## flow/run.sh

```bash
#!/bin/bash
# the make line also repeats each setting of config.mk as NAME=value (left out here)
make -C /OpenROAD-flow-scripts/flow DESIGN_CONFIG=/design/flow/config.mk WORK_HOME=/design/flow/orfs CLKGATE_MAP_FILE= finish
```

## flow/config.mk

```make
export PLATFORM = sky130hd
export DESIGN_NAME = MazeRunner
export DESIGN_NICKNAME = MazeRunner
export VERILOG_FILES = /design/flow/design.v
export SDC_FILE = /design/flow/constraint.sdc
export NUM_CORES = 4
export LEC_CHECK = 0
export CAP_MARGIN = 20
export CORE_ASPECT_RATIO = 1.39
export CORE_MARGIN = 2
export CORE_UTILIZATION = 72
export CTS_CLUSTER_DIAMETER = 361
export CTS_CLUSTER_SIZE = 10
export PLACE_DENSITY = 0.39
export SLEW_MARGIN = 20
export TNS_END_PERCENT = 10
```

## flow/constraint.sdc

```tcl
create_clock -name core_clock -period 4.78 [get_ports {clk}]
set_input_delay 0.9560 -clock core_clock [delete_from_list [all_inputs] [get_ports {clk}]]
set_output_delay 0.9560 -clock core_clock [all_outputs]
set_load 0.01 [all_outputs]
```

## flow/design.v

```verilog
module rst_synch(clk, rst_n, RST_n);
  input RST_n, clk;
  output rst_n;
  reg ff1, ff2;
  always_ff @(negedge clk, negedge RST_n)
    if (!RST_n) begin
      ff1 <= 1'b0;
      ff2 <= 1'b0;
    end else begin
      ff1 <= 1'b1;
      ff2 <= ff1;
    end
  assign rst_n = ff2;
endmodule
module PWM11(clk, rst_n, duty, PWM_sig);
  input clk, rst_n;
  input[10:0] duty;
  output reg PWM_sig;
  reg[10:0] cnt;
  always_ff @(posedge clk, negedge rst_n)
    if (!rst_n) begin
      cnt <= 1'b0;
      PWM_sig <= 1'b0;
    end else begin
      cnt <= cnt + 1;
      PWM_sig <= cnt < duty;
    end
endmodule
module mtr_drv(clk, rst_n, lft_duty, rght_duty, DIRL, DIRR, PWML, PWMR);
  input clk, rst_n;
  input[11:0] lft_duty, rght_duty;
  output PWML, PWMR, DIRL, DIRR;
  wire[10:0] abs_rght_duty, abs_lft_duty;
  assign DIRR = rght_duty[11];
  assign abs_rght_duty = DIRR ? (~rght_duty[10:0]) : rght_duty[10:0];
  assign DIRL = lft_duty[11];
  assign abs_lft_duty = DIRL ? (~lft_duty[10:0]) : lft_duty[10:0];
  PWM11 rght_PWM(.clk(clk), .rst_n(rst_n), .duty(abs_rght_duty), .PWM_sig(PWMR));
  PWM11 lft_PWM(.clk(clk), .rst_n(rst_n), .duty(abs_lft_duty), .PWM_sig(PWML));
endmodule
module err_compute_DP(clk,en_accum,clr_accum,sub,sel,IR_R0,IR_R1,IR_R2,IR_R3,
                    IR_L0,IR_L1,IR_L2,IR_L3,error);
  input clk;							 
  input en_accum,clr_accum;				 
  input sub;							 
  input [2:0] sel;						 
  input [11:0] IR_R0,IR_R1,IR_R2,IR_R3;  
  input [11:0] IR_L0,IR_L1,IR_L2,IR_L3;  
  output reg signed [15:0] error;	 
	wire [15:0] selected_IR; 
	assign selected_IR = (sel==3'b000) ? {4'h0, IR_R0} :
						(sel==3'b001) ? {4'h0, IR_L0} :
						(sel==3'b010) ? {3'h0, IR_R1, 1'b0} :
						(sel==3'b011) ? {3'h0, IR_L1, 1'b0} :
						(sel==3'b100) ? {2'h0, IR_R2, 2'h0} :
						(sel==3'b101) ? {2'h0, IR_L2, 2'h0} :
						(sel==3'b110) ? {1'b0, IR_R3, 3'h0} :
						{1'b0, IR_L3, 3'h0};
	wire [15:0] selected_IR_comp;
	assign selected_IR_comp = sub ? (~selected_IR + 1'b1) : selected_IR;
	wire [15:0] next_error;
	assign next_error = error + selected_IR_comp;
  always_ff @(posedge clk)
    if (clr_accum)
	  error <= 16'h0000;
	else if (en_accum)
	  error <= next_error;  
endmodule
module err_compute_SM(sel, err_vld, IR_vld, clr_accum, en_accum, clk, rst_n);
	typedef enum reg [1:0] {IDLE, ERR, ACCUM} state_t;
		state_t state, nxt_state;
	input IR_vld, clk, rst_n;
	output logic err_vld, clr_accum, en_accum;
	output logic [2:0] sel;
	logic inc_sel, clr_sel;  
	always_ff @(posedge clk, negedge rst_n)
		if(!rst_n)
			state <= IDLE;
		else
			state <= nxt_state;
	always_ff @(posedge clk, negedge rst_n)
		if(!rst_n)
			sel <= 3'h0;
		else if(clr_sel)
			sel <= 3'h0;
		else if(inc_sel)
			sel <= sel + 1;
	always_comb begin
		nxt_state = IDLE;
		err_vld = 0;
		clr_accum = 0;
		en_accum = 0;
		inc_sel = 0;
		clr_sel = 0;
		case(state)
			IDLE: if(IR_vld) begin  
					nxt_state = ERR;
					clr_accum = 1;  
				end
			ERR: begin
					nxt_state = ACCUM;
					en_accum = 1;  
				end
			ACCUM: if(sel == 3'h7) begin  
					nxt_state = IDLE;
					err_vld = 1;  
					clr_sel = 1;
				end else begin  
					nxt_state = ERR;
					inc_sel = 1;  
				end
			default: nxt_state = IDLE;  
		endcase
	end
endmodule
module err_compute(error, err_vld, IR_vld, clk, rst_n, IR_R0,IR_R1,IR_R2,IR_R3,
                    IR_L0,IR_L1,IR_L2,IR_L3);
	input [11:0] IR_R0,IR_R1,IR_R2,IR_R3;
	input [11:0] IR_L0,IR_L1,IR_L2,IR_L3;
	input IR_vld, clk, rst_n;
	output reg signed [15:0] error;
	output logic err_vld;
	logic en_accum, clr_accum;
	wire [2:0] sel;	
	err_compute_SM sm(.sel(sel), .err_vld(err_vld), .IR_vld(IR_vld), .clr_accum(clr_accum), .en_accum(en_accum), .clk(clk), .rst_n(rst_n));			
	err_compute_DP datapath(.clk(clk),.en_accum(en_accum),.clr_accum(clr_accum),.sub(sel[0]),.sel(sel),.IR_R0(IR_R0),.IR_R1(IR_R1),.IR_R2(IR_R2),.IR_R3(IR_R3),
                    .IR_L0(IR_L0),.IR_L1(IR_L1),.IR_L2(IR_L2),.IR_L3(IR_L3),.error(error));
endmodule
module SPI_mstr16(clk,rst_n,SS_n,SCLK,MOSI,MISO,wrt,cmd,done,rd_data);
  input clk,rst_n;
  input wrt;
  input [15:0] cmd;
  input MISO;
  output reg done;		 
  output reg SS_n;		 
  output SCLK, MOSI;
  output [15:0] rd_data;
  typedef enum reg[1:0] {IDLE, FRNT_PRCH, MAIN, BCK_PRCH} state_t;
  state_t state, nxt_state;
  reg [15:0] shft_reg;
  reg [4:0] sclk_div;
  reg MISO_smpl;
  reg [3:0] bit_cnt;
  logic set_done,initialize,rst_sclk_div,shft,smpl;
  wire SCLK_rise_nxt, SCLK_fall_nxt;
  always @(posedge clk)
    if (initialize)
	  shft_reg <= cmd;
	else if (shft)
	  shft_reg <= {shft_reg[14:0],MISO_smpl};
  assign rd_data = shft_reg;
  assign MOSI = shft_reg[15];
  always @(posedge clk)
    if (smpl)
	  MISO_smpl <= MISO;
  always @(posedge clk)
    if (rst_sclk_div)
	  sclk_div <= 5'b10111;
	else
	  sclk_div <= sclk_div + 1;
  assign SCLK = sclk_div[4];
  assign SCLK_fall_nxt = &sclk_div;
  assign SCLK_rise_nxt = ~sclk_div[4] & &sclk_div[3:0];
  always @(posedge clk)
    if (initialize)
	  bit_cnt <= 4'b0000;
	else if (shft)
	  bit_cnt <= bit_cnt + 1;
  always @(posedge clk,negedge rst_n)
    if (!rst_n)
	  done <= 1'b0;			 
	else if (set_done)
	  done <= 1'b1;
	else if (initialize)
	  done <= 1'b0;
  always @(posedge clk,negedge rst_n)
    if (!rst_n)
	  SS_n <= 1'b1;			 
	else if (set_done)
	  SS_n <= 1'b1;
	else if (initialize)
	  SS_n <= 1'b0;
  always @(posedge clk, negedge	rst_n)
    if (!rst_n)
	  state <= IDLE;
	else
	  state <= nxt_state;
  always_comb begin
    nxt_state = IDLE;
	initialize = 0;
	rst_sclk_div = 0;
	set_done = 0;
	shft = 0;
	smpl = 0;
	case (state)
	  IDLE : begin
	    if (wrt) begin
		  initialize = 1;
		  nxt_state = FRNT_PRCH;
		end	 
        rst_sclk_div = 1;			 
	  end
	  FRNT_PRCH : begin
	    if (SCLK_rise_nxt) begin
		  smpl = 1;
		  nxt_state = MAIN;
		end else
		  nxt_state = FRNT_PRCH;
	  end
	  MAIN : begin
	    smpl = SCLK_rise_nxt;
		shft = SCLK_fall_nxt;
		if (&bit_cnt & SCLK_rise_nxt)
		  nxt_state = BCK_PRCH;
		else
		  nxt_state = MAIN;
	  end
	  BCK_PRCH : begin
	    if (SCLK_fall_nxt) begin
		  rst_sclk_div = 1;			 
		  set_done = 1;
		  shft = 1;
		  nxt_state = IDLE;
		end else
		  nxt_state = BCK_PRCH;  
	  end
	endcase
  end
endmodule
module A2D_intf(res, cnv_cmplt, strt_cnv, chnnl, SS_n, SCLK, MOSI, MISO, clk, rst_n);
typedef enum reg [1:0] {IDLE, CMD1, WAIT, CMD2} state_t;
	state_t state, nxt_state;
input strt_cnv, clk, rst_n;
input [2:0] chnnl;
output logic cnv_cmplt;
output [11:0] res;
input MISO;
output SS_n, SCLK, MOSI;
logic wrt, cmplt;
wire done;
wire [15:0] rd_data;
assign res[11:0] = ~rd_data[11:0];  
SPI_mstr16 spi(.cmd({2'b00, chnnl, 11'h000}), .wrt(wrt), .done(done), .rd_data(rd_data),
				.SS_n(SS_n), .SCLK(SCLK), .MOSI(MOSI), .MISO(MISO), .clk(clk), .rst_n(rst_n));
always_ff @(posedge clk, negedge rst_n)
	if(!rst_n)
		state <= IDLE;
	else
		state <= nxt_state;
always_comb begin
	nxt_state = IDLE;
	wrt = 0;
	cmplt = 0;
	case(state)
		IDLE: if(strt_cnv) begin   
				nxt_state = CMD1;
				wrt = 1;           
			end
		CMD1: if(done)             
				nxt_state = WAIT;
			   else
				nxt_state = CMD1;
		WAIT: begin
				nxt_state = CMD2;  
				wrt = 1;           
			end
		CMD2: if(done) begin       
				nxt_state = IDLE;
				cmplt = 1;         
			end else begin
				nxt_state = CMD2;
			end
		default: nxt_state = IDLE;
	endcase
end
always_ff @(posedge clk, negedge rst_n)
	if(!rst_n) begin
		cnv_cmplt <= 0;
	end else if(strt_cnv) begin  
		cnv_cmplt <= 0;
	end else if(cmplt) begin  
		cnv_cmplt <= 1;
	end
endmodule
module IR_intf(clk, rst_n, IR_R0, IR_R1, IR_R2, IR_R3, IR_L0, IR_L1, IR_L2, IR_L3, IR_en, IR_vld, line_present, SS_n, SCLK, MOSI, MISO);
  localparam LINE_THRES = 12'h040;
  parameter FAST_SIM = 0;
  input MISO, clk, rst_n;
  output reg [11:0] IR_R0, IR_R1, IR_R2, IR_R3, IR_L0, IR_L1, IR_L2, IR_L3;
  output logic IR_en, IR_vld, line_present;
  output SS_n, SCLK, MOSI;
  reg [17:0] tmr;
  reg [11:0] IR_max;
  logic rst_tmr, strt_cnv, clr, EN_R0, EN_R1, EN_R2, EN_R3, EN_L0, EN_L1, EN_L2, EN_L3, inc_chnnl, clr_chnnl;
  logic [2:0] chnnl;
  wire nxt_round, settled, cnv_cmplt;
  wire [11:0] res;
  typedef enum reg [2:0] { IDLE, WAIT_TMR, IR_SETTLE, START_CNV, WAIT_CNV } state_t;
  state_t state, next_state;
  A2D_intf a2d(.clk(clk), .rst_n(rst_n), .chnnl(chnnl), .strt_cnv(strt_cnv), .SS_n(SS_n), .SCLK(SCLK), .MOSI(MOSI), .MISO(MISO), .cnv_cmplt(cnv_cmplt), .res(res));
  always_ff @(posedge clk)
    if (EN_R0)
      IR_R0 <= res;
  always_ff @(posedge clk)
    if (EN_R1)
      IR_R1 <= res;
  always_ff @(posedge clk)
    if (EN_R2)
      IR_R2 <= res;
  always_ff @(posedge clk)
    if (EN_R3)
      IR_R3 <= res;
  always_ff @(posedge clk)
    if (EN_L0)
      IR_L0 <= res;
  always_ff @(posedge clk)
    if (EN_L1)
      IR_L1 <= res;
  always_ff @(posedge clk)
    if (EN_L2)
      IR_L2 <= res;
  always_ff @(posedge clk)
    if (EN_L3)
      IR_L3 <= res;
  always_ff @(posedge clk, negedge rst_n)
	if(!rst_n)
	  chnnl <= 3'b000;
    else if (clr_chnnl)
      chnnl <= 3'b000;
    else if (inc_chnnl)
      chnnl <= chnnl + 1;
  always_ff @(posedge clk, negedge rst_n)
  	if(!rst_n)
	  tmr <= 18'h00000;
    else if (rst_tmr)
      tmr <= 18'h00000;
    else
      tmr <= tmr + 1;
  always_ff @(posedge clk, negedge rst_n)
    if (!rst_n)
      state <= IDLE;
    else
      state <= next_state;
  always_ff @(posedge clk, negedge rst_n)
    if (!rst_n)
      line_present <= 1'b0;
    else if (IR_vld) begin
      if (IR_max > LINE_THRES)
        line_present <= 1'b1;
      else
        line_present <= 1'b0;
    end
  always_ff @(posedge clk,negedge rst_n)
    if(!rst_n)
      IR_max <= 12'h000;
    else if (clr)
      IR_max <= 12'h000;
    else if (cnv_cmplt && res > IR_max)
      IR_max <= res;
  always_comb begin
	next_state = IDLE;
    clr = 0;
    IR_en = 0;
    IR_vld = 0;
    rst_tmr = 0;
    strt_cnv = 0;
    inc_chnnl = 0;
    clr_chnnl = 0;
    EN_R0 = 0;
    EN_R1 = 0;
    EN_R2 = 0;
    EN_R3 = 0;
    EN_L0 = 0;
    EN_L1 = 0;
    EN_L2 = 0;
    EN_L3 = 0;
    case(state)
      default : begin
        clr = 1;
        rst_tmr = 1;
        next_state = WAIT_TMR;
      end
      WAIT_TMR : if (nxt_round) begin
        rst_tmr = 1;
        next_state = IR_SETTLE;
        clr = 1;
      end else begin
        clr = 1;
        next_state = WAIT_TMR;
      end
      IR_SETTLE : if (settled) begin
        IR_en = 1;
        clr_chnnl = 1;
        next_state = START_CNV;
      end else begin
        IR_en = 1;
        next_state = IR_SETTLE;
      end
      START_CNV : begin
        IR_en = 1;
        strt_cnv = 1;
        next_state = WAIT_CNV;
      end
      WAIT_CNV : if (cnv_cmplt) begin
        case (chnnl)
          3'b001 : EN_R1 = 1;
          3'b010 : EN_R2 = 1;
          3'b011 : EN_R3 = 1;
          3'b100 : EN_L0 = 1;
          3'b101 : EN_L1 = 1;
          3'b110 : EN_L2 = 1;
          3'b111 : EN_L3 = 1;
          default : EN_R0 = 1;
        endcase
        inc_chnnl = 1;
        if (chnnl == 3'b111) begin
		      rst_tmr = 1;
          IR_vld = 1;
          next_state = IDLE;
        end else begin
          IR_en = 1;
          next_state = START_CNV;
        end
      end else begin
        IR_en = 1;
        next_state = WAIT_CNV;
      end
    endcase
  end
  generate 
    if (FAST_SIM) begin
      assign nxt_round = &tmr[13:0];
      assign settled = &tmr[10:0];
    end else begin
      assign nxt_round = &tmr;
      assign settled = &tmr[11:0];
    end 
  endgenerate
endmodule
module PID(lft_speed, rght_speed, moving, error, err_vld, go, line_present, clk, rst_n);
	parameter FAST_SIM = 0;       
	localparam P_coeff = 7'h06;   
	localparam I_coeff = 7'h01;   
	localparam D_coeff = 7'h38;   
	output [11:0] lft_speed;      
	output [11:0] rght_speed;     
	output wire moving;           
	input [15:0] error;
	input err_vld, go, line_present;
	input clk, rst_n;
	reg [10:0] FRWRD;             
	reg signed [14:0] P_term;
	reg signed [9:0] I_term;
	reg signed [14:0] D_term;
	reg signed [14:0] P_term_flopped;
	reg signed [9:0] I_term_flopped;
	reg signed [14:0] D_term_flopped;
	wire signed [14:0] PID;
	wire [11:0] FRWRD_sum;
	wire [11:0] FRWRD_diff;
	wire incr_en;
	assign PID = go ? (P_term_flopped + {{5{I_term_flopped[9]}},I_term_flopped} + D_term_flopped) : 15'h0000;
	assign moving = (FRWRD > 11'h080) ? 1'b1 : 1'b0;  
	assign lft_speed = moving ? FRWRD_sum : {1'b0, FRWRD};  
	assign rght_speed = moving ? FRWRD_diff : {1'b0, FRWRD};  
	assign FRWRD_sum = {1'b0, FRWRD} + PID[14:3];  
	assign FRWRD_diff = {1'b0, FRWRD} - PID[14:3];
	assign incr_en = err_vld && ~&FRWRD[9:8];  
	always_ff @(posedge clk) begin
		P_term_flopped <= P_term;
		I_term_flopped <= I_term;  
		D_term_flopped <= D_term;
	end
	generate
		if(FAST_SIM) begin
			always_ff @(posedge clk, negedge rst_n)
				if(!rst_n)
					FRWRD <= 11'h000;
				else if(!go)
					FRWRD <= 11'h000;
				else if(incr_en)
					FRWRD <= FRWRD + 6'h20;
		end else begin
			always_ff @(posedge clk, negedge rst_n)
				if(!rst_n)
					FRWRD <= 11'h000;
				else if(!go)
					FRWRD <= 11'h000;
				else if(incr_en)
					FRWRD <= FRWRD + 6'h04;
		end
	endgenerate
	wire signed [10:0] err_sat;
	assign err_sat = (!error[15] && |error[14:10]) ? 11'h3ff :
						(error[15] && ~&error[14:10]) ? 11'h400 :
						error[10:0];
	assign P_term = $signed(P_coeff)*err_sat;  
	logic [10:0] err_sat_flopped, prev_err;
	wire [10:0] D_diff;
	wire signed [7:0] D_diff_sat;
	always_ff @(posedge clk, negedge rst_n)
		if(!rst_n) begin
			err_sat_flopped <= 11'h000;
			prev_err <= 11'h000;
		end else if(err_vld) begin
			err_sat_flopped <= err_sat;
			prev_err <= err_sat_flopped;
		end
	assign D_diff = err_sat - prev_err;
	assign D_diff_sat = (!D_diff[10] && |D_diff[9:7]) ? 8'h7f :
						(D_diff[10] && ~&D_diff[9:7]) ? 8'h80 :
						D_diff[7:0];
	assign D_term = $signed(D_coeff)*D_diff_sat;
	logic signed [15:0] integrator;
    logic [15:0] ext_err_sat;  
    logic [15:0] temp_sum;  
    logic [15:0] res_sum;  
    logic overflow_sel;  
    logic res_sel;  
    assign ext_err_sat = { {5{err_sat[10]}}, err_sat[10:0] };
    assign temp_sum = integrator + ext_err_sat;  
    assign res_sum = (~overflow_sel && err_vld) ? temp_sum : integrator;  
	assign I_term = $signed(I_coeff)*integrator[15:6];
    always_ff @(posedge clk, negedge rst_n)
        if (!rst_n)
            integrator <= 0;
        else if (res_sel)
            integrator <= 0;
        else
            integrator <= res_sum;
    always_comb begin
        overflow_sel = 0;
        if (ext_err_sat[15] == integrator[15] && ext_err_sat[15] != temp_sum[15]) begin
            overflow_sel = 1;
        end
    end
    logic prev_line;  
    always_ff @(posedge clk, negedge rst_n)
        if (!rst_n) 
            prev_line <= 0;
        else
            prev_line <= line_present;
    logic pos_edge;  
    assign pos_edge = (prev_line == 0) && (line_present == 1);
    assign res_sel = pos_edge | (~go) | (~moving);
endmodule
module UART_rcv(rdy, rx_data, clr_rdy, RX, clk, rst_n);
typedef enum reg [1:0] {IDLE, START, RXS} state_t;
	state_t state, nxt_state;
input clk, rst_n;
input clr_rdy;
output [7:0] rx_data;
input RX;
output reg rdy;
reg [12:0] baud_cnt;
reg [3:0] bit_cnt;
reg [8:0] rx_shft_reg;
reg RX_metastable, RX_stable, RX_previous;
reg start, shift, receiving, set_rdy;  
always_ff @(posedge clk)
	if(start)
		bit_cnt <= 4'h0;
	else if(shift)
		bit_cnt <= bit_cnt+1;
always_ff @(posedge clk)
	if(start)
		baud_cnt <= 13'h0000;
	else if(shift)
		baud_cnt <= 13'h0000;
	else if(receiving)
		baud_cnt <= baud_cnt+1;
assign shift = (baud_cnt == 13'h1458);  
always_ff @(posedge clk)
	RX_metastable <= RX;
always_ff @(posedge clk) begin
	RX_stable <= RX_metastable;
	RX_previous <= RX_stable;  
end
always_ff @(posedge clk)
	if(shift)
		rx_shft_reg <= {RX_stable, rx_shft_reg} >> 1;  
assign rx_data = rx_shft_reg;
always_ff @(posedge clk, negedge rst_n)
	if(!rst_n)
		rdy <= 1'b0;
	else if(clr_rdy || start)
		rdy <= 1'b0;
	else if(set_rdy)
		rdy <= 1'b1;
always_ff @(posedge clk, negedge rst_n)
	if(!rst_n)
		state <= IDLE;
	else
		state <= nxt_state;
always_comb begin
	nxt_state = IDLE;
	start = 0;
	receiving = 0;
	set_rdy = 0;
	case(state)
		IDLE: if(!RX_stable && RX_previous) begin  
				nxt_state = START;
				start = 1;
			end
		START: begin
			nxt_state = RXS;
			receiving = 1;
			end
		RXS: if(bit_cnt == 4'h9) begin  
				nxt_state = IDLE;
				set_rdy = 1;
			end else begin
				nxt_state = RXS;
				receiving = 1;
			end
		default: nxt_state = IDLE;  
	endcase
end
endmodule
module UART_wrapper(cmd_rdy, clr_cmd_rdy, cmd, RX, clk, rst_n);
typedef enum reg [1:0] {BYTE1, BYTE2} state_t;
	state_t state, nxt_state;
input clr_cmd_rdy, RX, clk, rst_n;
output logic [15:0] cmd;
output logic cmd_rdy;
wire rx_rdy;
wire [7:0] rx_data;
logic clr_rx_rdy, set_cmd_rdy, shft_byte;
UART_rcv UART_rx(.clk(clk),.rst_n(rst_n),.RX(RX),.rdy(rx_rdy),.rx_data(rx_data),.clr_rdy(clr_rx_rdy));
always_ff @(posedge clk)
	if(shft_byte)
		cmd <= {cmd[7:0],rx_data[7:0]};  
always_ff @(posedge clk, negedge rst_n)
	if(!rst_n)
		state <= BYTE1;
	else
		state <= nxt_state;
always_comb begin
	nxt_state = BYTE1;
	clr_rx_rdy = 0;
	shft_byte = 0;
	set_cmd_rdy = 0;
	case(state)
		BYTE1: if(rx_rdy) begin  
			shft_byte = 1;  
			clr_rx_rdy = 1;  
			nxt_state = BYTE2;
		end
		BYTE2: if(rx_rdy) begin  
			shft_byte = 1;  
			clr_rx_rdy = 1;  
			set_cmd_rdy = 1;  
			nxt_state = BYTE1;
		end else
			nxt_state = BYTE2;
		default: nxt_state = BYTE1;
	endcase
end
always_ff @(posedge clk, negedge rst_n)
	if(!rst_n)
		cmd_rdy <= 0;
	else if(clr_cmd_rdy)
		cmd_rdy <= 0;
	else if(set_cmd_rdy)
		cmd_rdy <= 1;
endmodule
module cmd_proc(clk,rst_n,BMPL_n,BMPR_n,go,err_opn_lp,line_present,buzz,RX);
input clk,rst_n,BMPL_n,BMPR_n,RX,line_present;
output logic go;
output logic buzz;
output reg [15:0] err_opn_lp;
logic last_veer_right, nxt_cmd, cmd_rdy, cap_cmd, rst_tmr;
logic [15:0] cmd;
logic [1:0] cmd_reg;
logic [15:0] cmd_shft_reg;
logic [25:0] tmr;
logic REV_tmr1, REV_tmr2, BMP_DBNC_tmr;
logic shft;
logic en_buzz;
logic [14:0] buzz_cntr;
parameter FAST_SIM = 0;
UART_wrapper UART(.cmd(cmd), .cmd_rdy(cmd_rdy), .clr_cmd_rdy(cap_cmd), .RX(RX), .clk(clk), .rst_n(rst_n));
always_ff @(posedge clk, negedge rst_n)begin 
	if(!rst_n)
		cmd_shft_reg[15:0] <= 16'h0000;
	else if(cap_cmd) begin 
		cmd_shft_reg[15:0] <= cmd[15:0];
	end else if(shft) begin 
		cmd_shft_reg[15:0] <= {2'b0 , cmd_shft_reg[15:2]}; 
	end 
end 
assign cmd_reg[1:0] = cmd_shft_reg[1:0];
always_ff@(posedge clk, negedge rst_n) begin 
	if(!rst_n)
		buzz_cntr <= 15'b000000000000000;
	else if(en_buzz)
		buzz_cntr <= buzz_cntr + 1;
end 
assign buzz = buzz_cntr[14];
always_ff @(posedge clk, negedge rst_n) begin 
	if(!rst_n)
		last_veer_right <= 0;
	else if(nxt_cmd)
		last_veer_right <= cmd_reg[0];
end 
always_ff @(posedge clk, negedge rst_n) begin
	if(!rst_n)
		tmr <= 0;
	else if(rst_tmr)
		tmr <= 0;
	else
		tmr <= tmr + 1;
end 
typedef enum reg [3:0] { IDLE, READY, CLR_GO, ASSERT_ERR_OPN_LP_1,ASSERT_ERR_OPN_LP_2, RST_ERR_OPN_LP, ASSERT_LFT_RGHT_ERR,BUZZ_100MS, BUZZ, REGULAR_VEER} state_t;
state_t state, next_state;
  always_ff @(posedge clk, negedge rst_n)
    if (!rst_n)
      state <= IDLE;
    else
      state <= next_state;
assign shft = nxt_cmd;
always_comb begin 
	next_state = IDLE;
	nxt_cmd = 0;
	cap_cmd = 0;
	err_opn_lp = 0;
	go = 0;
	rst_tmr = 0;
	en_buzz = 0;
	case (state) 
	IDLE : begin 
		if(cmd_rdy && line_present) begin 
			next_state = READY;
			cap_cmd = 1;
			go = 1;
		end else
			next_state = IDLE;
	end 
	READY : begin
		cap_cmd = 0;
		if(line_present) begin 
			if(!BMPL_n || !BMPR_n) begin 
				go = 0;
				rst_tmr = 1;
				en_buzz = 1;
				next_state = BUZZ_100MS;
				if(BMPL_n && BMPR_n)
					next_state = READY;
				else
					next_state = BUZZ;
			end else begin
				go = 1;
				next_state = READY;
			end
		end else if(cmd_shft_reg[1:0] == 2'b11) begin 
			go = 0;
			rst_tmr = 1;
			next_state = ASSERT_ERR_OPN_LP_1;
		end else if(|cmd_shft_reg[1:0]) begin
			go = 1;
			rst_tmr = 1;
			next_state = REGULAR_VEER;
		end else begin 
			go = 0;
			rst_tmr = 1;
			next_state = IDLE;
		end 
	end
	REGULAR_VEER : begin
		go = 1;
		if(cmd_shft_reg[0]) begin
			err_opn_lp = 16'h340;
			next_state = REGULAR_VEER;
		end else begin
			err_opn_lp = -16'h340;
			next_state = REGULAR_VEER;
		end 
		if(line_present) begin 
			nxt_cmd = 1;
			next_state = READY;
		end else
			next_state = REGULAR_VEER;
	end
	ASSERT_ERR_OPN_LP_1 : begin 
		go = 1;
		if(!last_veer_right) begin 
			if(!REV_tmr1) begin 
				err_opn_lp = -16'h1E0;
				next_state = ASSERT_ERR_OPN_LP_1;
			end else begin 
				go = 0;
				rst_tmr = 1;
				next_state = ASSERT_ERR_OPN_LP_2;
			end 
		end else begin 
			if(!REV_tmr1) begin 
				err_opn_lp = 16'h1E0;
				next_state = ASSERT_ERR_OPN_LP_1;
			end else begin 
				go = 0;
				rst_tmr = 1;
				next_state = ASSERT_ERR_OPN_LP_2;
			end 
		end
	end 
	ASSERT_ERR_OPN_LP_2 : begin 
		go = 1;
		if(!last_veer_right) begin 
			if(!REV_tmr2) begin 
				err_opn_lp = 16'h380;
				next_state = ASSERT_ERR_OPN_LP_2;
			end else begin 
				rst_tmr = 1;
				next_state = RST_ERR_OPN_LP;
			end 
		end else begin 
			if(!REV_tmr2) begin 
				err_opn_lp = -16'h380;
				next_state = ASSERT_ERR_OPN_LP_2;
			end else begin 
				rst_tmr = 1;
				next_state = RST_ERR_OPN_LP;
			end 
		end
	end 
	RST_ERR_OPN_LP : begin
		go = 1; 
		err_opn_lp = 0;
		if(line_present) begin
			nxt_cmd = 1;
			next_state = READY;
		end	else
			next_state = RST_ERR_OPN_LP;
	end 
	BUZZ_100MS : begin
		en_buzz = 1;
		if(BMP_DBNC_tmr) begin 
			if(BMPL_n && BMPR_n) begin 
				en_buzz = 0;
				next_state = READY;
			end else begin 
				next_state = BUZZ;
			end
		end else
			next_state = BUZZ_100MS;
	end 
	BUZZ : begin
		en_buzz = 1;
		if(BMPL_n && BMPR_n) begin 
			en_buzz = 0;
			next_state = READY;
		end else begin 
			next_state = BUZZ;
		end
	end 
	endcase
end 
 generate 
    if (FAST_SIM) begin
      assign REV_tmr1 = tmr[20:16] == 5'h0A ? 1'b1 : 1'b0;
      assign REV_tmr2 = tmr[20:16] == 5'h10 ? 1'b1 : 1'b0;
	  assign BMP_DBNC_tmr = &tmr[16:0];
    end else begin
      assign REV_tmr1 = tmr[20:16] == 5'h16 ? 1'b1 : 1'b0;
      assign REV_tmr2 = tmr[25:21] == 5'h1F ? 1'b1 : 1'b0;
	  assign BMP_DBNC_tmr = &tmr[21:0];
    end 
  endgenerate
endmodule 
module MazeRunner(clk,RST_n,SS_n,MOSI,MISO,SCLK,PWMR,PWML,
                  DIRR,DIRL,IR_EN,BMPL_n,BMPR_n,buzz,
				  buzz_n,RX,LED);
  input clk;		 
  input RST_n;		 
  output SS_n;		 
  output MOSI;		 
  output SCLK;		 
  input MISO;		 
  output PWMR;		 
  output PWML;		 
  output DIRR;		 
  output DIRL;		 
  output IR_EN;		 
  input BMPL_n;		 
  input BMPR_n;		 
  output buzz;		 
  output buzz_n;
  input RX;			 
  output [7:0] LED;	 
  wire rst_n;		 
  wire send_resp;	 
  wire cmd_rdy;		 
  wire [15:0] cmd;	 
  wire clr_cmd_rdy;	 
  wire [11:0] IR_R0,IR_R1,IR_R2,IR_R3;
  wire [11:0] IR_L0,IR_L1,IR_L2,IR_L3;
  wire moving;
  wire IR_vld;					 
  wire line_present;		 
  wire err_vld;				 
  wire go;
  wire [15:0] err_raw;		 
  wire [15:0] err_opn_lp;	 
  wire [15:0] error;		 
  wire signed [11:0] lft_spd,rght_spd;
  wire bmp_raw;				 
  localparam FAST_SIM = 1;		 
  rst_synch iRST(.clk(clk),.RST_n(RST_n),.rst_n(rst_n));
  mtr_drv iDRV(.clk(clk), .rst_n(rst_n), .lft_duty(lft_spd), .rght_duty(rght_spd), .DIRL(DIRL), .DIRR(DIRR), .PWML(PWML), .PWMR(PWMR));
  IR_intf #(.FAST_SIM(FAST_SIM)) iINTF(.clk(clk), .rst_n(rst_n), .IR_R0(IR_R0), .IR_R1(IR_R1), .IR_R2(IR_R2), .IR_R3(IR_R3), .IR_L0(IR_L0), .IR_L1(IR_L1), .IR_L2(IR_L2), .IR_L3(IR_L3), .IR_en(IR_EN), .IR_vld(IR_vld), .line_present(line_present), .SS_n(SS_n), .SCLK(SCLK), .MOSI(MOSI), .MISO(MISO));
  err_compute iERR(.error(err_raw), .err_vld(err_vld), .IR_R0(IR_R0), .IR_L0(IR_L0), .IR_R1(IR_R1), .IR_L1(IR_L1), .IR_R2(IR_R2), .IR_L2(IR_L2), .IR_R3(IR_R3), .IR_L3(IR_L3), .IR_vld(IR_vld), .clk(clk), .rst_n(rst_n));
  cmd_proc #(FAST_SIM) iCMDPROC(.clk(clk), .rst_n(rst_n), .BMPL_n(BMPL_n), .BMPR_n(BMPR_n), .go(go), .err_opn_lp(err_opn_lp), .line_present(line_present), .buzz(buzz), .RX(RX));
  assign buzz_n = ~buzz;
  assign error = (line_present) ? err_raw : err_opn_lp;	 
  PID #(.FAST_SIM(FAST_SIM)) iPID(.clk(clk), .rst_n(rst_n), .lft_speed(lft_spd), .rght_speed(rght_spd), .moving(moving), .error(error), .err_vld(err_vld), .go(go), .line_present(line_present));
  assign LED = 0;  
endmodule
```

==> results of run 1 <==
## layer usage
| layer | track usage (%) | vias up |
|---|---|---|
| li1 | - | 8202 |
| met1 | 35.6 | 8650 |
| met2 | 64.2 | 707 |
| met3 | 4.93 | 292 |
| met4 | 18.9 | 0 |
| met5 | 0 | - |
## timing repair
action | CTS | global route
setup endpoints to repair | 15 | 34
setup buffers | 37 | 14
hold endpoints to repair | 0 | 0
gates resized | 94 | 75
pin swaps | 55 | 64
## layout make-up
cell class / instances / area, um^2 / share of cell area, %
Timing Repair Buffer: 281 / 2250 / 8.47
Tap cell: 385 / 482 / 1.81
Inverter: 140 / 528 / 1.99
Multi-Input combinational cell: 1566 / 11500 / 43.5
Sequential cell: 409 / 10400 / 39.2
Clock inverter: 2 / 28.8 / 0.108
Clock buffer: 82 / 1310 / 4.93
## through the flow
step | hold WS, ns | area [um^2] | utilization [%] | power, mW | setup TNS [ns]
floorplan | 0.292 | 22000 | - | 3.83 | -643.22
global placement | 0.294 | 24000 | 79.8 | 3.86 | -9.04
detailed placement | 0.302 | 24000 | 79.8 | 3.87 | -12.03
CTS | 0.302 | 26100 | 86.5 | 7.03 | -12.13
global route | 0.312 | 26500 | 88.1 | 7.18 | -23.12
finish | 0.298 | 26500 | 88.1 | 7.01 | -18.64
==> flow_summary_export.csv, run 1 <==
group,metric,value,unit
placement,worst_slack_at_placement,-1.34,ns
sta,timing_worst_slew_pin_value,1.01,ns
cells_and_area,area_growth_syn_to_layout,20.6,%
power,clk-power,3.20,mW
placement,io_buffers,15,
drt,num_vias,17851,
sta,clock.fmax,170,MHz
sta,rsz0062_at_grt,"yes",
power,clockPowerShare,45.7,%
setup_path,cp_max_fo,5,
drt,initialDrtViolationCount,1356,
worst_hold_path,min-delay-path-class,"register to register",
logic_synthesis,netlist.area_leader.share,20.6,%
worst_hold_path,hold_path_startpoint,"iRST.ff1",
power,pwrdens,264,mW/mm^2
setup_path,worst-path-buf-inv,8,
setup_path,reg2reg_slack,-1.12,ns
setup_path,crit_path_category,"register to register",
sta,slew_headroom,32.8,%
power,power.combinational.fraction,1.9,%
floorplan,dieWidth,152,um
cells_and_area,fill_cells,1443,
cells_and_area,finalNonFillerCells,2865,
drt,met1Wirelength,19900,um
global_routing,largest_net_degree_at_the_start_of_global_routing,114,
run,timing.max_cap.violations,0,
run_status,failed_layout_checks,"negative setup slack",
logic_synthesis,yosys.area_share.adder,11.3,%
logic_synthesis,synth.yosys.chip_area,0.0220,mm^2
setup_path,crit_end,"iPID.D_term_flopped[14]",
clock_tree,hold_buffers,0,
drt,first_pass_iters,6,
power,pwr-share-seq,52.4,%
power,p_leak,11.5,nW
setup_path,worstPathArrival,6.34,ns
power,comb_power,136,uW
sta,post_layout_min_period,5.90,ns
floorplan,boundaryPins,24,
clock_tree,ctsLongestPathBuffers,3,
logic_synthesis,synth.cellmix.compoundShare,13.3,%
logic_synthesis,yosys.cell_types.count,84,
power,internal_power_component,5.52,mW
setup_path,timing.critical_path.depth,29,
logic_synthesis,synth-edff-count,125,
logic_synthesis,synth_warnings,15,
power,power-top-group,"registers",
run_status,outcome,"finished with violations",
logic_synthesis,ys_dominant_reg_cell,"dfrtp_1",
setup_path,reg2reg_from,"iERR.datapath.error[12]",
sta,setup_viol_count_final,30,
clock_tree,tritoncts.num_buffers,46,
logic_synthesis,synthTopLogicFamily,"simple AND/OR/NAND/NOR gates",
run,stage_log_warnings,53,
drt,routed_wl,56500,um
worst_hold_path,whs_path_depth,0,
floorplan,chipArea,0.0320,mm^2
clock_tree,cts_root_buf,"clkbuf_16",
floorplan,die-height,210,um
worst_hold_path,timing.hold.worst_endpoint,"iRST.ff2",
logic_synthesis,yosys.stat.seqShare,47.3,%
logic_synthesis,netlist.top_cell.by_area,"dfrtp_1",
sta,report.final.hold_viol_count,0,
logic_synthesis,synth-seq-cells,409,
drt,routed_wire_length_per_instance,19.7,um
logic_synthesis,simple_gate_area_share,14.9,%
power,switching_share,21.2,%
global_routing,global_route_wire_length_before_repair,88300,um
logic_synthesis,synth_area,0.0220,mm^2
setup_path,endpoint_kind,"register",
logic_synthesis,yosys-stat-cells,2176,
clock_tree,tritoncts,"yes",
sta,clock-skew-final,0.0272,ns
placement,routability_congestion,0.885,
clock_tree,clkSlewWorstSetupHoldPaths,0.06,ns
setup_path,cp_slowest_stage_delay,0.53,ns
power,total_switching_power,1.49,mW
logic_synthesis,main_area_contributors,"dfrtp_1, edfxtp_1, ha_1",
global_routing,grt.overflow.total,0,
setup_path,critical_path.top_delay_family,"AND-OR/OR-AND gates",
global_routing,number_of_global_route_vias_before_repair,18431,
global_routing,antenna_found_initial,0,
drt,topRoutingLayerUsed,"met4",
sta,slew_violations,0,
cells_and_area,final_nets,2635,
setup_path,critical-path-slowest-cell,"fa_1",
sta,post-route-period-util,123,%
setup_path,r2r.worst_path.cells,29,
clock_tree,clock_insertion_delay_worst_skew,0.57,ns
setup_path,worstSetupStartpoint,"iERR.datapath.error[12]",
floorplan,num_rows,75,
logic_synthesis,post-synth-top-count-cell,"nand2_1",
global_routing,track_usage,33.8,%
sta,postLayoutSetupSlackWorst,-1.12,ns
drt,met2_length,30100,um
setup_path,cp.required,5.22,ns
drt,detail-route-antenna-nets,0,
setup_path,start_kind,"register",
floorplan,initCoreUtil,73.1,%
drt,viasPerCell,6.23,
logic_synthesis,synth.cellmix.xorXnorShare,7.49,%
clock_tree,tritoncts_num_sinks,409,
power,seq_cell_power,3.67,mW
logic_synthesis,muxShareOfSynthArea,2.08,%
placement,place_hpwl,36200,um
setup_path,critical_path.most_common_cell,"buf_4",
logic_synthesis,commonest_cells_in_the_netlist,"nand2_1, nor2_1, dfrtp_1, ha_1, inv_1",
drt,ant_diodes,0,
drt,route.met3.wl,2760,um
placement,placed_cells_incl_taps,2731,
logic_synthesis,post_synthesis_mean_instance_area,10.1,um^2
setup_path,r2r_end,"iPID.D_term_flopped[14]",
floorplan,core_area,0.0301,mm^2
drt,post-route-drc-count,0,
power,irDropWorstVdd,0.000336,V
logic_synthesis,postSynthCellCount,2176,
logic_synthesis,async_reset_ff_share,46.7,%
clock_tree,htree_levels,2,
==> run 2, diff against run 1 <==
CORE_ASPECT_RATIO = unset   (was 1.39)
CTS_CLUSTER_DIAMETER = unset   (was 361)
CTS_CLUSTER_SIZE = 37   (was 10)
PLACE_DENSITY = unset   (was 0.39)
PLACE_DENSITY_LB_ADDON = 0.28   (was unset)
TNS_END_PERCENT = unset   (was 10)
clock period = 8.92 ns   (was 4.78 ns; I/O delays follow)
==> flow_summary_export.csv, run 2 <==
group,metric,value,unit
drt,ant_diodes,0,
clock_tree,htree_levels,2,
power,power.combinational.fraction,1.8,%
sta,clock-skew-final,0.0215,ns
sta,setup_viol_count_final,0,
setup_path,worstSetupStartpoint,"iERR.datapath.error[12]",
logic_synthesis,synth_warnings,15,
run_status,outcome,"no timing/DRC/antenna violations",
logic_synthesis,yosys.cell_types.count,84,
logic_synthesis,synth.cellmix.compoundShare,13.3,%
logic_synthesis,synth-seq-cells,409,
power,clk-power,1.91,mW
sta,post_layout_min_period,7.42,ns
setup_path,crit_path_category,"register to register",
setup_path,r2r_end,"iPID.D_term_flopped[14]",
worst_hold_path,hold_path_startpoint,"iRST.ff1",
worst_hold_path,min-delay-path-class,"register to register",
placement,io_buffers,15,
logic_synthesis,synth.yosys.chip_area,0.0220,mm^2
setup_path,start_kind,"register",
sta,hold-worst-slack,0.302,ns
setup_path,crit_end,"iPID.D_term_flopped[14]",
floorplan,num_rows,64,
setup_path,reg2reg_slack,1.50,ns
power,p_leak,10.2,nW
placement,placed_cells_incl_taps,2541,
floorplan,initCoreUtil,72.5,%
logic_synthesis,ys_dominant_reg_cell,"dfrtp_1",
setup_path,worst-path-buf-inv,2,
worst_hold_path,whs_path_depth,0,
sta,slew_violations,0,
logic_synthesis,muxShareOfSynthArea,2.08,%
global_routing,number_of_global_route_vias_before_repair,16230,
logic_synthesis,post_synthesis_mean_instance_area,10.1,um^2
cells_and_area,post-route-util,79.4,%
setup_path,critical_path.most_common_cell,"a21oi_1",
power,pwrdens,164,mW/mm^2
drt,post-route-drc-count,0,
global_routing,track_usage,30.8,%
power,total_switching_power,837,uW
logic_synthesis,postSynthCellCount,2176,
setup_path,timing.critical_path.depth,25,
logic_synthesis,synth_area,0.0220,mm^2
clock_tree,clock_insertion_delay_worst_skew,0.56,ns
sta,postLayoutSetupSlackWorst,1.50,ns
logic_synthesis,synth.cellmix.xorXnorShare,7.49,%
drt,viasPerCell,6.27,
floorplan,chipArea,0.0320,mm^2
global_routing,antenna_found_initial,0,
logic_synthesis,synth-edff-count,125,
run,stage_log_warnings,49,
placement,postPlaceCellArea,0.0225,mm^2
power,pwr-share-seq,49.8,%
placement,routability_congestion,0.853,
clock_tree,post_cts_resize_count,0,
setup_path,r2r.worst_path.cells,25,
cells_and_area,fill_cells,1815,
setup_path,critical-path-slowest-cell,"a31oi_1",
power,irDropWorstVdd,0.000152,V
drt,detail-route-antenna-nets,0,
logic_synthesis,simple_gate_area_share,14.9,%
logic_synthesis,netlist.top_cell.by_area,"dfrtp_1",
logic_synthesis,synthTopLogicFamily,"simple AND/OR/NAND/NOR gates",
clock_tree,tritoncts_num_sinks,409,
setup_path,reg2reg_from,"iERR.datapath.error[12]",
logic_synthesis,async_reset_ff_share,46.7,%
setup_path,endpoint_kind,"register",
power,switching_share,21.2,%
power,power-top-group,"registers",
drt,initialDrtViolationCount,1276,
cells_and_area,stdcell_area,0.0241,mm^2
floorplan,core_area,0.0303,mm^2
clock_tree,hold_buffers,0,
power,comb_power,69.9,uW
floorplan,boundaryPins,24,
global_routing,largest_net_degree_at_the_start_of_global_routing,190,
drt,first_pass_iters,6,
power,internal_power_component,3.11,mW
clock_tree,tritoncts,"yes",
placement,place_hpwl,32200,um
power,seq_cell_power,1.97,mW
drt,routed_wl,48300,um
logic_synthesis,commonest_cells_in_the_netlist,"nand2_1, nor2_1, dfrtp_1, ha_1, inv_1",
global_routing,grt.overflow.total,0,
logic_synthesis,yosys-stat-cells,2176,
cells_and_area,finalNonFillerCells,2620,
power,post-layout-total-power,3.95,mW
floorplan,dieWidth,179,um
power,clockPowerShare,48.5,%
cells_and_area,area_growth_syn_to_layout,9.43,%
clock_tree,post_cts.repair.setup_buffers,0,
cells_and_area,final_nets,2381,
setup_path,critical_path.top_delay_family,"AND-OR/OR-AND gates",
sta,rsz0062_at_grt,"no",
clock_tree,cts_root_buf,"clkbuf_16",
logic_synthesis,yosys.stat.seqShare,47.3,%
drt,num_vias,16438,
logic_synthesis,yosys.area_share.adder,11.3,%
clock_tree,tritoncts.num_buffers,42,
sta,setup-tns-final,0,ns
sta,slew_headroom,37.5,%
sta,clock.fmax,135,MHz
drt,routed_wire_length_per_instance,18.4,um
clock_tree,ctsLongestPathBuffers,3,
clock_tree,clkSlewWorstSetupHoldPaths,0.07,ns
floorplan,die-height,179,um
setup_path,cp.required,9.39,ns
setup_path,cp_max_fo,9,
logic_synthesis,post-synth-top-count-cell,"nand2_1",
sta,timing_worst_slew_pin_value,0.933,ns
logic_synthesis,netlist.area_leader.share,20.6,%
run,timing.max_cap.violations,0,
setup_path,worstPathArrival,7.89,ns
sta,post-route-period-util,83.2,%
sta,report.final.hold_viol_count,0,
placement,worst_slack_at_placement,1.68,ns
setup_path,cp_slowest_stage_delay,0.61,ns
logic_synthesis,main_area_contributors,"dfrtp_1, edfxtp_1, ha_1",
worst_hold_path,timing.hold.worst_endpoint,"iRST.ff2",
global_routing,global_route_wire_length_before_repair,79500,um
run 2: layer usage:
metal  track usage (%)  vias up  share of wire (%)
met5                 0        -                  0
met4              11.0        0                3.3
met3              4.43      145                6.1
met2              52.8      613                 50
met1              40.0     7979                 41
li1                  -     7701                  -
run 2: cell type report:
type / instances / area [um^2] / share of cell area [%]
multi-input cells: 1566 / 10800 / 45.0
flip-flops and latches: 409 / 10400 / 43.2
clock buffers: 49 / 1120 / 4.64
inverters: 140 / 528 / 2.19
well taps: 396 / 495 / 2.06
clock inverters: 29 / 399 / 1.66
repair buffers: 31 / 307 / 1.27
==> run 3, diff against run 2 <==
CELL_PAD_IN_SITES_DETAIL_PLACEMENT = 1   (was unset)
CORE_ASPECT_RATIO = 1.72   (was unset)
CORE_UTILIZATION = 18   (was 72)
CTS_CLUSTER_SIZE = unset   (was 37)
GPL_TIMING_DRIVEN = 0   (was unset)
PLACE_DENSITY_LB_ADDON = 0.25   (was 0.28)
SETUP_SLACK_MARGIN = 2.27   (was unset)
SLEW_MARGIN = 35   (was 20)
clock period = 10.0 ns   (was 8.92 ns; I/O delays follow)
==> flow_summary_export.csv, run 3 <==
group,metric,value,unit
run_status,outcome,"no timing/DRC/antenna violations",
clock_tree,tritoncts_num_sinks,409,
floorplan,chipArea,0.125,mm^2
global_routing,number_of_global_route_vias_before_repair,17772,
cells_and_area,layout.area.comb,0.0110,mm^2
run,stage_log_warnings,48,
sta,timing_worst_slew_pin_value,0.930,ns
floorplan,die-height,463,um
floorplan,dieWidth,271,um
global_routing,antenna_found_initial,2,
logic_synthesis,async_reset_ff_share,46.7,%
setup_path,crit_end,"DIRL",
logic_synthesis,netlist.area_leader.share,20.6,%
setup_path,worstSetupStartpoint,"iPID.D_term_flopped[3]",
power,power.combinational.fraction,2.0,%
logic_synthesis,main_area_contributors,"dfrtp_1, edfxtp_1, ha_1",
floorplan,core_area,0.121,mm^2
drt,ant_diodes,0,
setup_path,r2r_end,"iPID.D_term_flopped[14]",
logic_synthesis,ys_dominant_reg_cell,"dfrtp_1",
worst_hold_path,whs_path_depth,0,
global_routing,grt.overflow.total,0,
clock_tree,tritoncts,"yes",
logic_synthesis,yosys.cell_types.count,84,
drt,initialDrtViolationCount,548,
logic_synthesis,yosys-stat-cells,2176,
sta,post_layout_min_period,7.34,ns
run,timing.max_cap.violations,0,
power,clk-power,1.83,mW
global_routing,largest_net_degree_at_the_start_of_global_routing,18,
clock_tree,ctsLongestPathBuffers,3,
cells_and_area,post-route-util,21.7,%
setup_path,start_kind,"register",
sta,rsz0062_at_grt,"no",
sta,report.final.hold_viol_count,0,
power,seq_cell_power,1.75,mW
cells_and_area,final_nets,2469,
cells_and_area,fill_cells,14157,
setup_path,critical_path.top_delay_family,"AND-OR/OR-AND gates",
sta,post-route-period-util,73.4,%
cells_and_area,sequential_cell_area,0.0104,mm^2
power,pwrdens,139,mW/mm^2
drt,routed_wl,60300,um
global_routing,track_usage,9.62,%
cells_and_area,finalNonFillerCells,3935,
setup_path,critical_path.most_common_cell,"a21oi_2",
setup_path,crit_path_category,"register to output pin",
setup_path,critical-path-slowest-cell,"fa_1",
logic_synthesis,synthTopLogicFamily,"simple AND/OR/NAND/NOR gates",
power,pwr-share-seq,48.0,%
setup_path,cp_slowest_stage_delay,0.58,ns
logic_synthesis,simple_gate_area_share,14.9,%
setup_path,worst-path-buf-inv,4,
power,irDropWorstVdd,0.000132,V
logic_synthesis,yosys.stat.seqShare,47.3,%
logic_synthesis,postSynthCellCount,2176,
power,comb_power,71.4,uW
logic_synthesis,netlist.top_cell.by_area,"dfrtp_1",
logic_synthesis,synth.cellmix.xorXnorShare,7.49,%
cells_and_area,area_growth_syn_to_layout,19.7,%
setup_path,cp.required,8.00,ns
setup_path,reg2reg_from,"iINTF.line_present",
power,p_leak,10.6,nW
logic_synthesis,synth-seq-cells,409,
setup_path,r2r.worst_path.cells,27,
worst_hold_path,min-delay-path-class,"register to register",
logic_synthesis,synth-edff-count,125,
placement,io_buffers,15,
floorplan,boundaryPins,24,
worst_hold_path,hold_path_startpoint,"iRST.ff1",
placement,placed_cells_incl_taps,3834,
drt,routed_wire_length_per_instance,15.3,um
setup_path,endpoint_kind,"output pin",
logic_synthesis,synth_area,0.0220,mm^2
clock_tree,hold_buffers,0,
setup_path,worstPathArrival,5.34,ns
power,switching_share,22.9,%
clock_tree,clock_insertion_delay_worst_skew,0.63,ns
worst_hold_path,timing.hold.worst_endpoint,"iRST.ff2",
clock_tree,tritoncts.num_buffers,50,
drt,num_vias,16193,
setup_path,reg2reg_slack,2.89,ns
drt,post-route-drc-count,0,
logic_synthesis,post-synth-top-count-cell,"nand2_1",
global_routing,global_route_wire_length_before_repair,96400,um
power,total_switching_power,838,uW
sta,slew_violations,0,
clock_tree,htree_levels,2,
drt,detail-route-antenna-nets,0,
sta,setup_viol_count_final,0,
logic_synthesis,synth_warnings,15,
power,internal_power_component,2.82,mW
drt,first_pass_iters,4,
placement,postPlaceCellArea,0.0245,mm^2
placement,place_hpwl,46400,um
sta,slew_headroom,37.8,%
logic_synthesis,post_synthesis_mean_instance_area,10.1,um^2
clock_tree,clkSlewWorstSetupHoldPaths,0.05,ns
power,clockPowerShare,50.1,%
setup_path,timing.critical_path.depth,20,
sta,clock-skew-final,0.0353,ns
floorplan,num_rows,168,
logic_synthesis,yosys.area_share.adder,11.3,%
sta,clock.fmax,136,MHz
setup_path,cp_max_fo,7,
logic_synthesis,synth.cellmix.compoundShare,13.3,%
clock_tree,cts_root_buf,"clkbuf_16",
floorplan,initCoreUtil,18.1,%
placement,routability_congestion,0.762,
logic_synthesis,commonest_cells_in_the_netlist,"nand2_1, nor2_1, dfrtp_1, ha_1, inv_1",
power,power-top-group,"the clock network",
logic_synthesis,muxShareOfSynthArea,2.08,%
logic_synthesis,synth.yosys.chip_area,0.0220,mm^2
setup_path,worstPathCellList,"fa_1 > inv_1 > fa_1 > nand2b_1 > a21oi_2 > o31a_1 > o21a_1 > nor2_1 > xnor2_1 > nand2_1 > ha_1 > clkbuf_2 > o21bai_1 > a21oi_2 > o21bai_1 > a21oi_2 > xnor2_2 > buf_4 > and2_1 > clkdlybuf4s50_1",
drt,viasPerCell,4.12,
cells_and_area,stdcell_area,0.0263,mm^2
## run 3: through the flow
stage | hold slack [ns] | setup slack [ns] | setup TNS (ns) | total power [mW]
global route | 0.303 | 2.31 | 0 | 3.81
global placement | 0.295 | -4.21 | -766.65 | 1.85
CTS | 0.301 | 2.25 | 0 | 3.73
finish | 0.299 | 2.66 | 0 | 3.66
detailed placement | 0.301 | 1.19 | 0 | 1.86
floorplan | 0.292 | -0.781 | -141.35 | 1.83
## run 3: per-layer routing
| metal | GRT usage, % | share of wire (%) |
|---|---|---|
| met5 | 0 | 0 |
| met4 | 4.18 | 4.0 |
| met3 | 1.48 | 2.7 |
| met2 | 19.6 | 57 |
| met1 | 9.27 | 36 |
## run 3: final cells by class
| class | instances | share of cell area, % |
|---|---|---|
| clock buffer | 70 | 5.24 |
| timing repair buffer | 42 | 1.68 |
| clock inverter | 24 | 1.06 |
| tap | 1615 | 7.67 |
| inverter | 140 | 2.00 |
| sequential | 409 | 39.5 |
| buffer | 69 | 1.17 |
| multi-input combinational | 1566 | 41.7 |
## run 3: timing repair
item	in CTS	in global routing
pin swaps	2	3
endpoints found under the setup margin	9	6
endpoints found under the hold margin	0	0
setup buffers	7	0
resized	18	17
==> run 4, diff against run 3 <==
CELL_PAD_IN_SITES_DETAIL_PLACEMENT = unset   (was 1)
CORE_ASPECT_RATIO = unset   (was 1.72)
CORE_UTILIZATION = 37   (was 18)
CTS_CLUSTER_DIAMETER = 384   (was unset)
CTS_CLUSTER_SIZE = 19   (was unset)
GPL_TIMING_DRIVEN = unset   (was 0)
HOLD_SLACK_MARGIN = -0.08   (was unset)
PLACE_DENSITY_LB_ADDON = 0.2   (was 0.25)
SETUP_SLACK_MARGIN = unset   (was 2.27)
SLEW_MARGIN = 20   (was 35)
==> flow_summary_export.csv, run 4 <==
group,metric,value,unit
setup_path,reg2reg_slack,2.52,ns
power,clk-power,1.05,mW
logic_synthesis,synth.cellmix.compoundShare,13.3,%
setup_path,timing.critical_path.depth,15,
placement,io_buffers,15,
cells_and_area,stdcell_area,0.0237,mm^2
sta,setup-tns-final,0,ns
worst_hold_path,hold_path_startpoint,"iRST.ff1",
power,power.combinational.fraction,2.2,%
placement,worst_slack_at_placement,2.11,ns
setup_path,endpoint_kind,"output pin",
drt,post-route-drc-count,0,
sta,report.final.hold_viol_count,0,
sta,postLayoutSetupSlackWorst,2.11,ns
logic_synthesis,synth-edff-count,125,
power,internal_power_component,2.23,mW
floorplan,initCoreUtil,37.4,%
sta,rsz0062_at_grt,"no",
clock_tree,htree_levels,1,
clock_tree,ctsLongestPathBuffers,3,
sta,timing_worst_slew_pin_value,0.971,ns
floorplan,core_area,0.0589,mm^2
floorplan,num_rows,89,
logic_synthesis,post-synth-top-count-cell,"nand2_1",
logic_synthesis,yosys-stat-cells,2176,
sta,post_layout_min_period,7.89,ns
setup_path,worstPathCellList,"clkdlybuf4s50_1 > nand4_1 > nand4_1 > nand2_1 > ha_1 > inv_1 > a21oi_1 > o21bai_1 > a21oi_1 > o21bai_1 > a21oi_1 > xnor2_1 > buf_4 > and2_1 > clkdlybuf4s50_1",
placement,routability_congestion,0.818,
floorplan,boundaryPins,24,
sta,post-route-period-util,78.9,%
power,comb_power,61.6,uW
logic_synthesis,synth_warnings,15,
global_routing,largest_net_degree_at_the_start_of_global_routing,155,
logic_synthesis,synth.cellmix.xorXnorShare,7.49,%
cells_and_area,layout.area.comb,0.0108,mm^2
logic_synthesis,async_reset_ff_share,46.7,%
setup_path,crit_end,"DIRL",
worst_hold_path,whs_path_depth,0,
logic_synthesis,synthTopLogicFamily,"simple AND/OR/NAND/NOR gates",
drt,initialDrtViolationCount,868,
power,post-layout-total-power,2.86,mW
floorplan,chipArea,0.0615,mm^2
setup_path,start_kind,"input port",
power,pwrdens,121,mW/mm^2
setup_path,crit_path_category,"input port to output pin",
global_routing,grt.overflow.total,0,
logic_synthesis,yosys.area_share.adder,11.3,%
setup_path,cp_slowest_stage_delay,0.53,ns
logic_synthesis,main_area_contributors,"dfrtp_1, edfxtp_1, ha_1",
logic_synthesis,ys_dominant_reg_cell,"dfrtp_1",
floorplan,dieWidth,248,um
setup_path,r2r_end,"iPID.D_term_flopped[14]",
drt,routed_wire_length_per_instance,16.1,um
setup_path,cp_max_fo,12,
clock_tree,clock_insertion_delay_worst_skew,0.58,ns
clock_tree,tritoncts,"yes",
clock_tree,clkSlewWorstSetupHoldPaths,0.05,ns
cells_and_area,final_nets,2364,
cells_and_area,sequential_cell_area,0.0104,mm^2
setup_path,reg2reg_from,"iINTF.line_present",
setup_path,critical_path.most_common_cell,"a21oi_1",
logic_synthesis,post_synthesis_mean_instance_area,10.1,um^2
power,seq_cell_power,1.75,mW
worst_hold_path,min-delay-path-class,"register to register",
setup_path,r2r.worst_path.cells,25,
clock_tree,tritoncts.num_buffers,25,
clock_tree,hold_buffers,0,
global_routing,global_route_wire_length_before_repair,79500,um
drt,num_vias,15225,
clock_tree,post_cts_resize_count,0,
sta,setup_viol_count_final,0,
logic_synthesis,netlist.area_leader.share,20.6,%
worst_hold_path,timing.hold.worst_endpoint,"iRST.ff2",
drt,first_pass_iters,5,
clock_tree,post_cts.repair.setup_buffers,0,
power,irDropWorstVdd,0.000140,V
sta,slew_headroom,35.3,%
logic_synthesis,yosys.cell_types.count,84,
placement,postPlaceCellArea,0.0230,mm^2
global_routing,track_usage,15.8,%
setup_path,worstPathArrival,5.89,ns
sta,clock-skew-final,0.0231,ns
logic_synthesis,commonest_cells_in_the_netlist,"nand2_1, nor2_1, dfrtp_1, ha_1, inv_1",
logic_synthesis,postSynthCellCount,2176,
clock_tree,cts_root_buf,"clkbuf_16",
placement,place_hpwl,33400,um
logic_synthesis,muxShareOfSynthArea,2.08,%
logic_synthesis,netlist.top_cell.by_area,"dfrtp_1",
drt,routed_wl,47800,um
power,pwr-share-seq,61.2,%
global_routing,number_of_global_route_vias_before_repair,15163,
logic_synthesis,synth.yosys.chip_area,0.0220,mm^2
drt,detail-route-antenna-nets,0,
cells_and_area,area_growth_syn_to_layout,7.86,%
setup_path,cp.required,8.00,ns
power,p_leak,9.83,nW
run_status,outcome,"no timing/DRC/antenna violations",
cells_and_area,fill_cells,5682,
global_routing,antenna_found_initial,1,
run,timing.max_cap.violations,0,
logic_synthesis,simple_gate_area_share,14.9,%
run,stage_log_warnings,49,
setup_path,worstSetupStartpoint,"BMPR_n",
logic_synthesis,synth-seq-cells,409,
power,total_switching_power,630,uW
setup_path,critical-path-slowest-cell,"clkdlybuf4s50_1",
logic_synthesis,yosys.stat.seqShare,47.3,%
power,switching_share,22.0,%
clock_tree,tritoncts_num_sinks,409,
drt,viasPerCell,5.13,
floorplan,die-height,248,um
setup_path,critical_path.top_delay_family,"buffers and inverters",
power,clockPowerShare,36.6,%
logic_synthesis,synth_area,0.0220,mm^2
setup_path,worst-path-buf-inv,4,
drt,ant_diodes,0,
sta,clock.fmax,127,MHz
power,power-top-group,"registers",
sta,slew_violations,0,
## run 4: routing by layer
metal  global-route usage, %  part of all wire, %
met3                    1.98                  3.5
met1                    22.9                   50
met2                    25.6                   45
met4                    2.61                 0.95
met5                       0                    0
## run 4: area by class of cell
| type | instances | area share [%] |
|---|---|---|
| sequential | 409 | 43.8 |
| tap | 773 | 4.07 |
| inverter | 140 | 2.22 |
| timing repair buffer | 31 | 1.19 |
| multi-input combinational | 1566 | 45.7 |
| clock buffer | 44 | 2.94 |
| clock inverter | 2 | 0.0843 |
## run 4: through the flow
step	hold slack [ns]	utilization, %	std cells
2_1_floorplan	0.292	-	2184
3_3_place_gp	0.302	39.1	2919
3_5_place_dp	0.310	39.1	2919
4_1_cts	0.311	40.3	2965
5_1_grt	0.325	40.3	2965
6_report	0.306	40.3	2965
==> run 5, diff against run 4 <==
ABC_AREA = 1   (was unset)
CORE_UTILIZATION = 72   (was 37)
CTS_CLUSTER_DIAMETER = 27   (was 384)
CTS_CLUSTER_SIZE = 72   (was 19)
HOLD_SLACK_MARGIN = unset   (was -0.08)
PLACE_DENSITY = 0.37   (was unset)
PLACE_DENSITY_LB_ADDON = unset   (was 0.2)
SETUP_SLACK_MARGIN = -0.24   (was unset)
SLEW_MARGIN = 40   (was 20)
clock period = 5.09 ns   (was 10.0 ns; I/O delays follow)
==> flow_summary_export.csv, run 5 <==
group,metric,value,unit
clock_tree,htree_levels,3,
logic_synthesis,synth-seq-cells,409,
drt,routed_wl,77700,um
placement,routability_congestion,0.882,
cells_and_area,area_growth_syn_to_layout,27.0,%
floorplan,dieWidth,180,um
clock_tree,hold_buffers,0,
setup_path,r2r_end,"iPID.D_term_flopped[13]",
logic_synthesis,ys_dominant_reg_cell,"dfrtp_1",
run,stage_log_warnings,51,
logic_synthesis,synth.cellmix.compoundShare,11.4,%
floorplan,initCoreUtil,73.1,%
setup_path,cp.required,5.61,ns
floorplan,core_area,0.0306,mm^2
setup_path,endpoint_kind,"register",
setup_path,crit_end,"iPID.D_term_flopped[13]",
floorplan,num_rows,64,
power,seq_cell_power,3.43,mW
sta,slew_headroom,39.8,%
setup_path,worst-path-buf-inv,6,
power,post-layout-total-power,9.70,mW
power,clk-power,6.12,mW
setup_path,cp_max_fo,6,
power,pwr-share-seq,35.3,%
sta,rsz0062_at_grt,"yes",
run,timing.max_cap.violations,0,
power,total_switching_power,2.21,mW
logic_synthesis,postSynthCellCount,2524,
logic_synthesis,post_synthesis_mean_instance_area,8.86,um^2
run_status,failed_layout_checks,"negative setup slack",
sta,post-route-period-util,126,%
setup_path,crit_path_category,"register to register",
cells_and_area,stdcell_area,0.0284,mm^2
logic_synthesis,commonest_cells_in_the_netlist,"nand2_1, inv_1, dfrtp_1, o21ai_0, nor2_1",
cells_and_area,fill_cells,1049,
logic_synthesis,yosys.area_share.adder,11.1,%
drt,first_pass_iters,8,
logic_synthesis,yosys.stat.seqShare,46.5,%
logic_synthesis,synthTopLogicFamily,"simple AND/OR/NAND/NOR gates",
global_routing,track_usage,41.8,%
clock_tree,clock_insertion_delay_worst_skew,0.63,ns
power,switching_share,22.7,%
cells_and_area,post-route-util,92.8,%
setup_path,cp_slowest_stage_delay,0.52,ns
setup_path,reg2reg_slack,-1.34,ns
clock_tree,ctsLongestPathBuffers,3,
logic_synthesis,yosys-stat-cells,2524,
setup_path,worstPathArrival,6.95,ns
global_routing,largest_net_degree_at_the_start_of_global_routing,99,
sta,slew_violations,0,
placement,worst_slack_at_placement,-0.445,ns
power,comb_power,152,uW
floorplan,die-height,180,um
global_routing,grt.overflow.total,0,
logic_synthesis,async_reset_ff_share,46.7,%
global_routing,antenna_found_initial,2,
sta,timing_worst_slew_pin_value,0.893,ns
drt,post-route-drc-count,0,
clock_tree,tritoncts.num_buffers,89,
logic_synthesis,netlist.top_cell.by_area,"dfrtp_1",
logic_synthesis,synth_area,0.0224,mm^2
sta,setup_viol_count_final,14,
setup_path,critical_path.most_common_cell,"nand2_2",
floorplan,chipArea,0.0325,mm^2
worst_hold_path,min-delay-path-class,"register to register",
cells_and_area,final_nets,2973,
drt,num_vias,21374,
sta,postLayoutSetupSlackWorst,-1.34,ns
setup_path,worstSetupStartpoint,"iCMDPROC.tmr[16]",
logic_synthesis,synth.yosys.chip_area,0.0224,mm^2
sta,clock.fmax,156,MHz
clock_tree,tritoncts,"yes",
logic_synthesis,synth.cellmix.xorXnorShare,5.13,%
logic_synthesis,main_area_contributors,"dfrtp_1, edfxtp_1, ha_1",
sta,clock-skew-final,0.0400,ns
setup_path,timing.critical_path.depth,37,
setup_path,r2r.worst_path.cells,37,
power,irDropWorstVdd,0.000473,V
logic_synthesis,post-synth-top-count-cell,"nand2_1",
drt,detail-route-antenna-nets,0,
sta,report.final.hold_viol_count,0,
clock_tree,cts_root_buf,"clkbuf_16",
logic_synthesis,synth_warnings,15,
power,power.combinational.fraction,1.6,%
sta,post_layout_min_period,6.43,ns
drt,viasPerCell,6.56,
setup_path,start_kind,"register",
floorplan,boundaryPins,24,
logic_synthesis,muxShareOfSynthArea,0.146,%
power,p_leak,13.0,nW
worst_hold_path,whs_path_depth,0,
power,power-top-group,"the clock network",
logic_synthesis,simple_gate_area_share,17.8,%
logic_synthesis,yosys.cell_types.count,71,
global_routing,number_of_global_route_vias_before_repair,21252,
drt,routed_wire_length_per_instance,23.9,um
placement,io_buffers,15,
drt,initialDrtViolationCount,2903,
setup_path,critical_path.top_delay_family,"simple AND/OR/NAND/NOR gates",
placement,place_hpwl,36000,um
power,pwrdens,342,mW/mm^2
logic_synthesis,synth-edff-count,125,
run_status,outcome,"finished with violations",
power,internal_power_component,7.49,mW
clock_tree,tritoncts_num_sinks,409,
power,clockPowerShare,63.1,%
setup_path,reg2reg_from,"iCMDPROC.tmr[16]",
setup_path,critical-path-slowest-cell,"fa_1",
worst_hold_path,hold_path_startpoint,"iRST.ff1",
global_routing,global_route_wire_length_before_repair,109000,um
worst_hold_path,timing.hold.worst_endpoint,"iRST.ff2",
clock_tree,clkSlewWorstSetupHoldPaths,0.05,ns
placement,postPlaceCellArea,0.0240,mm^2
logic_synthesis,netlist.area_leader.share,20.3,%
-- run 5: final cells by class --
cell class | instances | area, um^2 | area share (%)
multi-input combinational | 1675 | 11100 | 39.0
sequential | 409 | 10400 | 36.7
clock buffer | 118 | 2540 | 8.95
timing repair buffer | 217 | 1750 | 6.16
inverter | 390 | 1470 | 5.17
clock inverter | 50 | 656 | 2.31
tap | 396 | 495 | 1.75
antenna | 2 | 5.00 | 0.0176
-- run 5: what timing repair did --
action                                  in CTS  in global routing
setup buffers                               31                 38
gates resized                               75                 97
endpoints found under the setup margin       8                 13
pin swaps                                   44                 94
-- run 5: metrics by stage --
step                      hold WS [ns]  cells  TNS, ns
after floorplan                  0.292   2532  -599.89
after global placement           0.303   3023   -0.771
after detailed placement         0.311   3024    -2.39
after CTS                        0.316   3221    -2.42
after global routing             0.315   3255   -15.52
final                            0.312   3257   -11.88
-- run 5: layer usage --
| layer | part of all wire (%) | vias up | global-route usage [%] |
|---|---|---|---|
| met4 | 9.0 | 2 | 25.5 |
| met5 | 0.017 | - | 0 |
| met1 | 32 | 10001 | 46.4 |
| met2 | 48 | 1813 | 73.6 |
| met3 | 10 | 689 | 8.91 |
| li1 | - | 8869 | - |
Power is estimated from default activity; no workload was simulated.
